v39:
## vedic_multiplier_32x32_pipelined
module vedic_multiplier_32x32_pipelined(
    input clk,
    input [31:0] a, b,
    output reg [63:0] result_32x32
);
    wire [31:0] q0, q1, q2, q3;
    reg [31:0] q0_reg, q1_reg, q2_reg, q3_reg;
    reg [31:0] w1_reg;
    reg [47:0] w2, w3, w4_reg, w5_reg, w6_reg;
    reg [15:0] lo_d1, lo_d2, lo_d3;
    vedic_multiplier_16x16 v16_0(.a(a[15:0]), .b(b[15:0]), .result_16x16(q0));
    vedic_multiplier_16x16 v16_1(.a(a[15:0]), .b(b[31:16]), .result_16x16(q1));
    vedic_multiplier_16x16 v16_2(.a(a[31:16]), .b(b[15:0]), .result_16x16(q2));
    vedic_multiplier_16x16 v16_3(.a(a[31:16]), .b(b[31:16]), .result_16x16(q3));
    always @(posedge clk) begin
        q0_reg <= q0;
        q1_reg <= q1;
        q2_reg <= q2;
        q3_reg <= q3;
    end
    always @(posedge clk) begin
        w1_reg <= {16'b0, q0_reg[31:16]} + q1_reg;
    end
    always @(posedge clk) begin
        w2 <= {16'b0, q2_reg};
        w3 <= {q3_reg, 16'b0};
        w4_reg <= w2 + w3;
    end
    always @(posedge clk) begin
        w5_reg <= {16'b0, w1_reg};
        w6_reg <= w4_reg + w5_reg;
    end
    always @(posedge clk) begin
        lo_d1 <= q0_reg[15:0];
        lo_d2 <= lo_d1;
        lo_d3 <= lo_d2;
    end
  ...
For scale: about 460 flip-flops, roughly 130 I/O pins.
Settings: LEC_CHECK=0, CAP_MARGIN=20, CELL_PAD_IN_SITES_DETAIL_PLACEMENT=0, CORE_MARGIN=2, CORE_UTILIZATION=60, GPL_ROUTABILITY_DRIVEN=1, HOLD_SLACK_MARGIN=-0.08, PLACE_DENSITY_LB_ADDON=0.29, SLEW_MARGIN=20; clock period 10.2 ns.
run.sh (not shown) runs the stock make flow with config.mk's settings and CLKGATE_MAP_FILE=.
STATUS run=v39 STAGES=ALL_DONE FINAL_CHECKS=FAILED CAUSE=setup timing
Input-level comparison between v28 and v39:
- a change of CORE_UTILIZATION from 60 to 72
- a deleted PLACE_DENSITY_LB_ADDON that had been 0.29
- a change of CAP_MARGIN from 20 to 15
- an added PLACE_DENSITY of 0.66
- an added SETUP_SLACK_MARGIN of 2.56
- an added CTS_CLUSTER_SIZE of 32
- an added TNS_END_PERCENT of 5
- a change of the clock period (ns, I/O delays scaled along) from 10.2 to 8.94
Finished, but not clean: v28, with setup timing. Part of the cycle the worst path needs in v28 is 11 points higher than in v39. Of v28 and v39, the lower minimum setup slack after placement belongs to v28. Summary of v28 over v39: design area up about 1.2%.
Edits applied to the flow inputs when going from v28 to v38:
- a deleted CTS_CLUSTER_SIZE that had been 32
- a deleted GPL_ROUTABILITY_DRIVEN that had been 1
- a deleted CELL_PAD_IN_SITES_DETAIL_PLACEMENT that had been 0
- a deleted PLACE_DENSITY that had been 0.66
- a change of CAP_MARGIN from 15 to 20
- a deleted HOLD_SLACK_MARGIN that had been -0.08
- a change of CORE_UTILIZATION from 72 to 25
- a deleted SETUP_SLACK_MARGIN that had been 2.56
- a deleted TNS_END_PERCENT that had been 5
- a change of the clock period (ns, I/O delays scaled along) from 8.94 to 14.8
[summary]
- Comparing v38 and v28, overall routing resource usage is higher on v28.
- Area added between synthesis and finish: v38 < v28
- Compared with v28, v38 shows a higher depth of the worst register-to-register path.
- Per the comparison of v38 with v28, overall routed net length now smaller, per-cell via count in the routed design shrank by about 25%, register share of the cell area increased by 0.99 points relative to the old numbers.
- Cell area | v38 vs v28 | v38 smaller
- Between v28 and v38, total met2 wirelength after detailed routing decreased.
- The run showing the greater slack of the critical path is v38.
- Fraction of met2 tracks used by global routing: v38 lower than v28
- Status | v38 and v28 | clean except v28
- v28: flow complete, layout not clean; failing: setup timing
--- input diff v38..v1 ---
- SETUP_SLACK_MARGIN: unset -> 1.01
- CTS_CLUSTER_SIZE: unset -> 42
- PLACE_DENSITY_LB_ADDON: unset -> 0.01
- CORE_UTILIZATION: 25 -> 72
- the clock period (ns, I/O delays scaled along): 14.8 -> 9.32
Results
v1 had finished all stages when the layout checks came back failing, citing setup timing.
Diff v1..v38 | share of synthesized registers carrying an async set or reset | unchanged
On v1: data arrival at the endpoint of the critical path is 2.29 ns lower than what v38 gave.
Compared with v38, v1 ends up with a larger final cell area.
[inputs] v57 vs v1
- putting PLACE_DENSITY at 0.66 where nothing was set
- swapping 42 for 41 in CTS_CLUSTER_SIZE
- swapping 20 for 15 in CAP_MARGIN
- putting MAX_ROUTING_LAYER at met4 where nothing was set
- putting HOLD_SLACK_MARGIN at -0.1 where nothing was set
- swapping 72 for 71 in CORE_UTILIZATION
- clearing SETUP_SLACK_MARGIN, which used to be 1.01
- clearing PLACE_DENSITY_LB_ADDON, which used to be 0.01
v57: all stages done; final checks FAILED (setup timing).
v1 and v57 ended up with roughly the same maximum single-stage delay on the critical path.
### v57 -> v19
- HOLD_SLACK_MARGIN no longer set, was -0.1
- CORE_UTILIZATION now 40, was 71
- MAX_ROUTING_LAYER no longer set, was met4
- PLACE_DENSITY no longer set, was 0.66
- GPL_ROUTABILITY_DRIVEN now 0, previously not set
- CTS_CLUSTER_SIZE no longer set, was 41
- CAP_MARGIN now 30, was 15
- the clock period (ns, I/O delays scaled along) now 8.47, was 9.32
==> results <==
v19 ends up with higher floorplan die height than v57 does.
Of v57 and v19, the run reporting the lower data arrival time of the critical path was v19.
The clock-pin slew reported for the worst setup and hold paths after clock tree synthesis of v19 and that of v57 are within noise of each other.
What the final checks of v19 revealed, after a flow that finished every stage, was a layout that fails on setup timing.
v57 has higher average via count per standard cell than v19.
